==> run a: inputs <==
==> flow/design.v (excerpt) <==
module pipeline(
  clk,
  resetn,
  o_instr_req_addr,
  o_instr_req_en,
  i_instr_res_data,
  o_mem_req_addr,
  o_mem_req_wr_data,
  o_mem_req_wr_en,
  o_mem_req_count,
  i_mem_res_rd_data,
  i_mem_res_code
);
Settings: LEC_CHECK=0, CAP_MARGIN=20, CELL_PAD_IN_SITES_GLOBAL_PLACEMENT=2, CORE_MARGIN=2, CORE_UTILIZATION=40, CTS_CLUSTER_SIZE=34, PLACE_DENSITY_LB_ADDON=0.07, SLEW_MARGIN=20; clock period 10.5 ns.
run.sh (not shown) runs the stock make flow with config.mk's settings and CLKGATE_MAP_FILE=.
==> run b (differences from run a) <==
==> flow/config.mk (replaced) <==
export PLATFORM = sky130hd
export DESIGN_NAME = pipeline
export DESIGN_NICKNAME = pipeline
export VERILOG_FILES = /design/flow/design.v
export SDC_FILE = /design/flow/constraint.sdc
export NUM_CORES = 4
export LEC_CHECK = 0
export ABC_AREA = 1
export CAP_MARGIN = 20
export CORE_ASPECT_RATIO = 0.92
export CORE_MARGIN = 2
export CORE_UTILIZATION = 72
export CTS_CLUSTER_SIZE = 15
export HOLD_SLACK_MARGIN = -0.09
export PLACE_DENSITY = 0.65
export SETUP_SLACK_MARGIN = 0.42
export SLEW_MARGIN = 20
==> flow/constraint.sdc (replaced) <==
create_clock -name core_clock -period 4.02 [get_ports {clk}]
set_input_delay 0.8040 -clock core_clock [delete_from_list [all_inputs] [get_ports {clk}]]
set_output_delay 0.8040 -clock core_clock [all_outputs]
set_load 0.01 [all_outputs]
==> run c (differences from run a) <==
==> flow/config.mk (replaced) <==
export PLATFORM = sky130hd
export DESIGN_NAME = pipeline
export DESIGN_NICKNAME = pipeline
export VERILOG_FILES = /design/flow/design.v
export SDC_FILE = /design/flow/constraint.sdc
export NUM_CORES = 4
export LEC_CHECK = 0
export ABC_AREA = 0
export CAP_MARGIN = 5
export CELL_PAD_IN_SITES_DETAIL_PLACEMENT = 2
export CELL_PAD_IN_SITES_GLOBAL_PLACEMENT = 1
export CORE_ASPECT_RATIO = 0.6
export CORE_MARGIN = 10
export CORE_UTILIZATION = 49
export CTS_CLUSTER_SIZE = 19
export HOLD_SLACK_MARGIN = -0.1
export MAX_ROUTING_LAYER = met4
export PLACE_DENSITY_LB_ADDON = 0.21
export SETUP_SLACK_MARGIN = 1.0
export SLEW_MARGIN = 30
==> flow/constraint.sdc (replaced) <==
create_clock -name core_clock -period 11.5 [get_ports {clk}]
set_input_delay 2.3000 -clock core_clock [delete_from_list [all_inputs] [get_ports {clk}]]
set_output_delay 2.3000 -clock core_clock [all_outputs]
set_load 0.01 [all_outputs]
==> GITHUB_STEP_SUMMARY <==
## Implementation flow summary

| Metric | Value |
|---|---|
| Fp util | `72.4%` |
| Failed at | `global routing (5_1_grt)` |
| Most frequent cell after synthesis | `nor2_1` |
| Status | `did not finish` |
| Chip Area, Yosys | `82700 um2` |
| Post-CTS setup buffers | `104` |
| Adder Share, Synth | `2.55%` |
| Top-area cell share | `39.5%` |
| Chip height | `329 um` |
| Core Area | `114000 um2` |
the above is filed under run b

==> GITHUB_STEP_SUMMARY <==
## Implementation flow summary

| Metric | Value |
|---|---|
| Post-CTS setup buffers | `4` |
| Most frequent cell after synthesis | `nand2_1` |
| Clk sinks | `1476` |
| Fp util | `49.3%` |
| Hold_buf cts | `0` |
| Status | `did not finish` |
| Failed at | `global routing (5_1_grt)` |
| Top cells by count | `1515 x nand2_1, 1088 x edfxtp_1, 1072 x and2_1, 832 x nand3_1, 639 x clkbuf_1` |
| Core Area | `170000 um2` |
| Chip height | `340 um` |
| Chip Area, Yosys | `83700 um2` |
| Port buffer count | `165` |
the above is filed under run c

==> GITHUB_STEP_SUMMARY <==
### Yosys + OpenROAD results

| Metric | Value |
|---|---|
| Status | `timing/DRC/antenna clean` |
| Most frequent cell after synthesis | `nand2_1` |
| Core Area | `207000 um2` |
| Post-CTS sizing | `0` |
| Chip Area, Yosys | `83700 um2` |
| Pre-CTS setup slack | `1.68 ns` |
| Chip height | `461 um` |
| Row cnt | `167` |
| Top-area cell share | `39.0%` |
| Basic Gates by Area | `24.8%` |
| Post-CTS setup buffers | `0` |
| Fp util | `40.3%` |
the above is filed under run a

